garnet:
Design top_coldstorage, start of the top module:
module top_coldstorage(
  input         clk,           
  input         rst_n,         
  output        led_fan,       
  output        led_hum,       
  input         sda_lcd_in,
  output        sda_lcd_oe,
  output        scl_lcd,
  input         rx,
  output        tx
);
clock: 4.15 ns
lec_check: 0
abc_area: 1
cap_margin: 20
core_margin: 2
core_utilization: 72
cts_cluster_diameter: 29
place_density: 0.35
setup_slack_margin: 1.25
slew_margin: 20
run.sh (not shown) runs the stock make flow with config.mk's settings and CLKGATE_MAP_FILE=.
garnet never completed, since it errored out during global routing (5_1_grt).
### garnet -> raven
- clearing CTS_CLUSTER_DIAMETER, which used to be 29
- clearing ABC_AREA, which used to be 1
- swapping 0.35 for 0.65 in PLACE_DENSITY
- swapping 4.15 for 6.76 in the clock period (ns, I/O delays scaled along)
--- outcome ---
Going from garnet to raven, number of library cell types mapped by synthesis moved up, number of placed cells counting well taps fell by 9.7%, number of H-tree branching levels now sits lower. Across both runs, parity-gate share of the synthesized area counting xor and xnor cells was higher for raven than for garnet. garnet | ERROR | global routing (5_1_grt). raven: full flow OK, the timing, DRC and antenna checks passed. Number of rows in the core area: raven vs garnet up 1.4%. Width of the die (lower): garnet. Cmp garnet and raven / HPWL reported at the end of detailed placement / lower: raven.
Inputs modified between raven and indigo:
- PLACE_DENSITY removed (was 0.65)
- ABC_AREA newly set to 1
- SETUP_SLACK_MARGIN removed (was 1.25)
- CORE_UTILIZATION changed from 72 to 70
- CTS_CLUSTER_SIZE newly set to 74
- the clock period (ns, I/O delays scaled along) changed from 6.76 to 5.12
Area occupied by multi-input gates: indigo vs raven down 13%. The pre-CTS setup slack in indigo sits 620 ps below the value recorded for raven. Re total power: indigo is 3400 µW up on raven. What raven reported for via count of the first global-routing pass has to be multiplied by 1.07 to get the figure for indigo. raven has lower combinational power than indigo. Sort raven and indigo by post-synthesis to final-layout area growth desc -> top: indigo. Compare raven and indigo | non-clock buffer count higher: raven.
Here is what was changed in the inputs of amber compared with indigo.
- CTS_CLUSTER_SIZE no longer set, was 74
- ABC_AREA no longer set, was 1
- the clock period (ns, I/O delays scaled along) now 6.72, was 5.12
Findings:
Between amber and indigo, critical path depth is lower for amber, indigo comes in above that. When amber is measured against indigo, its signed area change from the synthesized netlist to the final layout turns out 0.90 points lower. For indigo, the path type of the worst min-delay path was input pin to async pin, unlike amber, where it was flop to flop. Comparing the two runs side by side, amber comes out ahead of indigo on final total power. Number of enable flip-flop cells came out exactly the same in amber and indigo. Going from indigo to amber, overall global routing resource usage went down 0.67 points, power dissipated in combinational cells went down about 80%, switching power summed over all nets went down 1200 µW, largest voltage drop on the vdd net went down 12%. Going from indigo to amber, the shortest clock period the worst path allows after layout was found to have gone up by 980 ps.

========
top_coldstorage again, from the RTL that the note above started with.
// top_coldstorage
module top_coldstorage(
  input         clk,           
  input         rst_n,         
  output        led_fan,       
  output        led_hum,       
  input         sda_lcd_in,
  output        sda_lcd_oe,
  output        scl_lcd,
  input         rx,
  output        tx
);
clock: 3.66 ns
lec_check: 0
abc_area: 1
cap_margin: 20
core_aspect_ratio: 0.73
core_margin: 2
core_utilization: 72
cts_cluster_diameter: 216
gpl_routability_driven: 1
gpl_timing_driven: 1
place_density: 0.57
setup_slack_margin: -0.22
slew_margin: 20
The first run completed and failed the layout checks on setup timing.
==> next run, changes <==
--- a/flow/config.mk
+++ b/flow/config.mk
@@ -11,8 +11,8 @@
 export CORE_MARGIN = 2
-export CORE_UTILIZATION = 72
+export CORE_UTILIZATION = 68
 export CTS_CLUSTER_DIAMETER = 216
-export GPL_ROUTABILITY_DRIVEN = 1
+export GPL_ROUTABILITY_DRIVEN = 0
 export GPL_TIMING_DRIVEN = 1
 export PLACE_DENSITY = 0.57
-export SETUP_SLACK_MARGIN = -0.22
+export SETUP_SLACK_MARGIN = 1.06
 export SLEW_MARGIN = 20
==> flow/constraint.sdc (replaced) <==
create_clock -name core_clock -period 4.16 [get_ports {clk}]
set_input_delay 0.8320 -clock core_clock [delete_from_list [all_inputs] [get_ports {clk}]]
set_output_delay 0.8320 -clock core_clock [all_outputs]
set_load 0.01 [all_outputs]
With this change the flow completed without violations.
Fmax rises by a few percent.
Worst setup slack improves by 0.71 ns.
Die size goes up by a few percent.
Core utilization goes down by 1.0 points.
Cell count went up by a few percent.
Clock skew is about the same.
Wire length falls slightly.

========
## maple
top_coldstorage again, from the RTL that the note above started with.
clock: 3.25 ns
lec_check: 0
abc_area: 1
cap_margin: 20
cell_pad_in_sites_global_placement: 1
core_margin: 9
core_utilization: 40
cts_cluster_diameter: 190
slew_margin: 40
maple: flow complete, layout not clean; failing: setup timing
--- input diff maple..sierra ---
Settings: SETUP_SLACK_MARGIN: unset -> 1.09; CORE_MARGIN: 9 -> 2; SLEW_MARGIN: 40 -> 20; ABC_AREA: 1 -> unset; CTS_CLUSTER_DIAMETER: 190 -> unset; CELL_PAD_IN_SITES_GLOBAL_PLACEMENT: 1 -> unset; CORE_UTILIZATION: 40 -> 70; the clock period (ns, I/O delays scaled along): 3.25 -> 4.44.
sierra went all the way through synthesis, placement and routing and the layout is clean on timing, DRC and antenna.
Higher number of distinct library cells after synthesis among maple and sierra: sierra
sierra against maple: sequential cell power now smaller; total power now smaller; area of all placed cells without fillers now smaller; longest individual stage delay on the worst path now larger.
Multi-input logic cell count delta for sierra relative to maple: 3.1% higher
Synthesized area, maple and sierra: smaller value in maple
Summary of the comparison: critical path data required time is higher in sierra, relative to maple.
Inputs modified between sierra and tundra:
Settings: setting CTS_CLUSTER_DIAMETER to 219 for the first time; changing SETUP_SLACK_MARGIN from 1.09 to 0.97; changing the clock period (ns, I/O delays scaled along) from 4.44 to 3.27.
--- outcome ---
tundra -> stages 100% | layout checks FAIL | setup timing. Power: tundra draws more than sierra. When tundra is measured against sierra, its internal cell power turns out about 35% higher. Diff sierra -> tundra | wire length | up by more than 10%. Delta (tundra minus sierra): clock buffer count in the final layout dropped 9.3%, first-pass GRT wire length shows an increase of about 8%, pre-CTS setup slack moved down, number of instances in the placed design increased about 4.6%, number of instances in the synthesized netlist now sits at about the same level. On tundra: via count is about 10% higher than what sierra gave.

========
top_coldstorage again, from the RTL that the note above started with.
make LEC_CHECK=0 ABC_AREA=1 CAP_MARGIN=20 CORE_ASPECT_RATIO=0.89 CORE_MARGIN=2 CORE_UTILIZATION=72 CTS_CLUSTER_DIAMETER=216 GPL_ROUTABILITY_DRIVEN=0 GPL_TIMING_DRIVEN=1 PLACE_DENSITY=0.38 SLEW_MARGIN=20 finish   # period 3.02 ns
The starting point finished with negative setup slack left.
Then changed:
Settings changed: CORE_ASPECT_RATIO 0.89 to 0.73, GPL_ROUTABILITY_DRIVEN 0 to 1, PLACE_DENSITY 0.38 to 0.4, SETUP_SLACK_MARGIN from default to 0.95.
Clock period 3.02 ns to 3.94 ns, I/O delays scaled along.
=> The changed run finished but fails on negative setup slack; utilization shrinks by 2.4 points; final area falls by 2.3%; fmax drops by 11%; wire length went up by 0.42%; critical path depth went up by 3; synthesized cell count is unchanged.

========
== cedar ==
top_coldstorage again, from the RTL that the note above started with.
==> flow/config.mk <==
export PLATFORM = sky130hd
export DESIGN_NAME = top_coldstorage
export DESIGN_NICKNAME = top_coldstorage
export VERILOG_FILES = /design/flow/design.v
export SDC_FILE = /design/flow/constraint.sdc
export NUM_CORES = 4
export LEC_CHECK = 0
export ABC_AREA = 0
export CAP_MARGIN = 20
export CORE_ASPECT_RATIO = 0.73
export CORE_MARGIN = 2
export CORE_UTILIZATION = 72
export CTS_CLUSTER_DIAMETER = 216
export GPL_ROUTABILITY_DRIVEN = 0
export GPL_TIMING_DRIVEN = 1
export PLACE_DENSITY = 0.57
export SETUP_SLACK_MARGIN = 1.06
export SLEW_MARGIN = 20
==> flow/constraint.sdc <==
create_clock -name core_clock -period 3.57 [get_ports {clk}]
set_input_delay 0.7140 -clock core_clock [delete_from_list [all_inputs] [get_ports {clk}]]
set_output_delay 0.7140 -clock core_clock [all_outputs]
set_load 0.01 [all_outputs]
Status cedar: flow complete, layout not clean - setup timing
--- input diff cedar..oak ---
- removing GPL_TIMING_DRIVEN (formerly 1)
- removing CTS_CLUSTER_DIAMETER (formerly 216)
- removing CORE_ASPECT_RATIO (formerly 0.73)
- changing CORE_UTILIZATION from 72 to 40
- removing SETUP_SLACK_MARGIN (formerly 1.06)
- removing GPL_ROUTABILITY_DRIVEN (formerly 0)
- removing ABC_AREA (formerly 0)
- removing PLACE_DENSITY (formerly 0.57)
- changing the clock period (ns, I/O delays scaled along) from 3.57 to 5.41
Notes after the runs:
oak: flow completed, timing, DRC and antenna clean. Relative to cedar, path depth of the worst reg2reg path has gone up in oak. cedar vs oak, worst min-delay path class: reg -> reg vs in -> async. The amount of wire on met3 after detailed routing reported for oak is smaller than that of cedar by about 60%. oak against cedar: via count of the first global-routing pass down 8.6%; global routing met1 resource utilization lost 25 points; routed metal-1 wirelength saw an increase. Sort oak and cedar by worst path required time, descending, and oak comes first. Looking at capture point of the critical path, the uart_string_inst.tx_msg[5][6] result is from oak; the uart_string_inst.tx_msg[3][6] one comes from cedar.

========
top_coldstorage again, from the RTL that the note above started with.
==> flow/design.v (excerpt) <==
module top_coldstorage(
  input         clk,           
  input         rst_n,         
  output        led_fan,       
  output        led_hum,       
  input         sda_lcd_in,
  output        sda_lcd_oe,
  output        scl_lcd,
  input         rx,
  output        tx
);
==> flow/config.mk <==
export PLATFORM = sky130hd
export DESIGN_NAME = top_coldstorage
export DESIGN_NICKNAME = top_coldstorage
export VERILOG_FILES = /design/flow/design.v
export SDC_FILE = /design/flow/constraint.sdc
export NUM_CORES = 4
export LEC_CHECK = 0
export ABC_AREA = 1
export CAP_MARGIN = 40
export CORE_MARGIN = 2
export CORE_UTILIZATION = 72
export CTS_CLUSTER_DIAMETER = 391
export CTS_CLUSTER_SIZE = 13
export SLEW_MARGIN = 20
export TNS_END_PERCENT = 5
==> flow/constraint.sdc <==
create_clock -name core_clock -period 3.18 [get_ports {clk}]
set_input_delay 0.6360 -clock core_clock [delete_from_list [all_inputs] [get_ports {clk}]]
set_output_delay 0.6360 -clock core_clock [all_outputs]
set_load 0.01 [all_outputs]
The baseline completed and failed the layout checks on setup timing.
Edit:
Settings changed: ABC_AREA 1 to not set, CAP_MARGIN 40 to 20, CTS_CLUSTER_DIAMETER 391 to 27, CTS_CLUSTER_SIZE 13 to not set, SETUP_SLACK_MARGIN set to 1.09, TNS_END_PERCENT 5 to not set.
Clock period 3.18 ns to 3.66 ns, I/O delays scaled along.
The changed run reached the layout checks and failed them: setup timing.
Final cell count shrinks by 4.1%.
Worst setup slack gains 0.26 ns.
Sequential share of layout area drops by 5.3 points.

========
## build 39
top_coldstorage again, from the RTL that the note above started with.
export LEC_CHECK = 0
export ABC_AREA = 1
export CAP_MARGIN = 20
export CELL_PAD_IN_SITES_DETAIL_PLACEMENT = 0
export CORE_ASPECT_RATIO = 1.24
export CORE_MARGIN = 2
export CORE_UTILIZATION = 40
export CTS_CLUSTER_DIAMETER = 181
export GPL_TIMING_DRIVEN = 0
export PLACE_DENSITY_LB_ADDON = 0.22
export SETUP_SLACK_MARGIN = 1.47
export SLEW_MARGIN = 30
create_clock -name core_clock -period 10.0 [get_ports {clk}]
Build 39 has completed all stages; timing, DRC and antenna checks passed.
> inputs changed (build 39 -> build 5)
Settings: putting HOLD_SLACK_MARGIN at 0.05 where nothing was set; swapping 30 for 40 in SLEW_MARGIN; swapping 0.22 for 0.3 in PLACE_DENSITY_LB_ADDON; clearing SETUP_SLACK_MARGIN, which used to be 1.47; swapping 0 for 1 in GPL_TIMING_DRIVEN; swapping 10.0 for 5.69 in the clock period (ns, I/O delays scaled along).
Results
- The final layout from build 5, which completed every stage, passed the timing, DRC and antenna checks at the end of the flow.
- Re fraction of area in non-clock buffers: build 5 is 0.61 points down on build 39.
- Diff build 39 -> build 5: length of routed wiring on met1 now sits lower; met2 capacity usage during global routing now sits lower; final standard cell count with taps included and fillers excluded now sits lower; number of cells on the worst hold path now sits lower.
- Changes observed in build 5 relative to build 39: required time of the worst setup path moved down, minimum clock period moved down, total design power moved up.
- Combinational power share (build 5 over build 39): decrease, 0.8 points
Modified inputs, build 37 compared to build 5
Settings: removing HOLD_SLACK_MARGIN (formerly 0.05); changing CORE_UTILIZATION from 40 to 70; changing SLEW_MARGIN from 40 to 20; removing CTS_CLUSTER_DIAMETER (formerly 181); removing CORE_ASPECT_RATIO (formerly 1.24); removing GPL_TIMING_DRIVEN (formerly 1); removing PLACE_DENSITY_LB_ADDON (formerly 0.3); setting CTS_CLUSTER_SIZE to 74 for the first time; removing CELL_PAD_IN_SITES_DETAIL_PLACEMENT (formerly 0); changing the clock period (ns, I/O delays scaled along) from 5.69 to 6.38.
Results
Comparing clock power for build 5 and build 37, the smaller number came from build 37. Going from build 5 to build 37, layout buffer count excluding clock buffers shrank by 3; final net count held steady; TritonCTS buffer count decreased about 1.8%.

========
build 10:
top_coldstorage again, from the RTL that the note above started with.
Settings: LEC_CHECK=0, ABC_AREA=1, CAP_MARGIN=20, CELL_PAD_IN_SITES_DETAIL_PLACEMENT=0, CORE_ASPECT_RATIO=1.43, CORE_MARGIN=2, CORE_UTILIZATION=40, CTS_CLUSTER_DIAMETER=181, GPL_TIMING_DRIVEN=1, HOLD_SLACK_MARGIN=0.17, PLACE_DENSITY_LB_ADDON=0.3, SETUP_SLACK_MARGIN=-0.02, SLEW_MARGIN=40; clock period 5.69 ns.
Build 10 | stages: all done | timing, DRC, antenna: all pass
Inputs modified between build 10 and build 74:
- clearing CELL_PAD_IN_SITES_DETAIL_PLACEMENT, which used to be 0
- clearing PLACE_DENSITY_LB_ADDON, which used to be 0.3
- clearing SETUP_SLACK_MARGIN, which used to be -0.02
- clearing ABC_AREA, which used to be 1
- clearing CTS_CLUSTER_DIAMETER, which used to be 181
- swapping 40 for 20 in SLEW_MARGIN
- clearing GPL_TIMING_DRIVEN, which used to be 1
- clearing CORE_ASPECT_RATIO, which used to be 1.43
- clearing HOLD_SLACK_MARGIN, which used to be 0.17
- swapping 5.69 for 10.0 in the clock period (ns, I/O delays scaled along)
Results
- Build 10 → build 74: die size grew by 620 um2, area figure in the yosys stat output grew by 0.96%, final cell count shrank by 8.9%.
--- input diff build 74..build 95 ---
- ABC_AREA now 1, previously not set
- CORE_UTILIZATION now 70, was 40
- SETUP_SLACK_MARGIN now -0.1, previously not set
- the clock period (ns, I/O delays scaled along) now 3.0, was 10.0
--- outcome ---
Although it ran to completion, build 95 produced a layout that fails the final checks because of negative setup slack.
Netlist area before placement sits lower in build 95 than in build 74.
[build 95] global-route met1 utilization rose 20 points relative to build 74
Compare build 74 and build 95 | number of standard cells in the layout, taps in and fillers out lower: build 74
Looking at initial antenna violation count, build 95 sits above build 74.
Re proportion of total power due to net switching: build 74 was lower than build 95.
Comparing build 74 and build 95, the higher area fraction in compound gates was measured on build 74.
Critical path depth for build 95: 9 up relative to build 74
The via count reported for build 95 is greater than that of build 74 by about 23%.
#### Input delta (build 78 over build 95)
- CORE_MARGIN: 2 -> 9
- SETUP_SLACK_MARGIN: -0.1 -> unset
- CORE_UTILIZATION: 70 -> 40
- CTS_CLUSTER_DIAMETER: unset -> 190
- the clock period (ns, I/O delays scaled along): 3.0 -> 10.0
[summary]
Out of build 95 and build 78, the only run to close with the timing, DRC and antenna checks passing was build 78. STATUS worst setup slack: build 78 wins against build 95. For combinational power, dividing the value from build 78 by the value from build 95 gives 0.27. On build 78: accumulated negative setup slack is 46.00 ns higher than what build 95 gave. Proportion of power drawn by combinational gates (build 78 over build 95): decrease, 1.1 points.
No activity file was given, so power comes from the tool's default toggle rates.
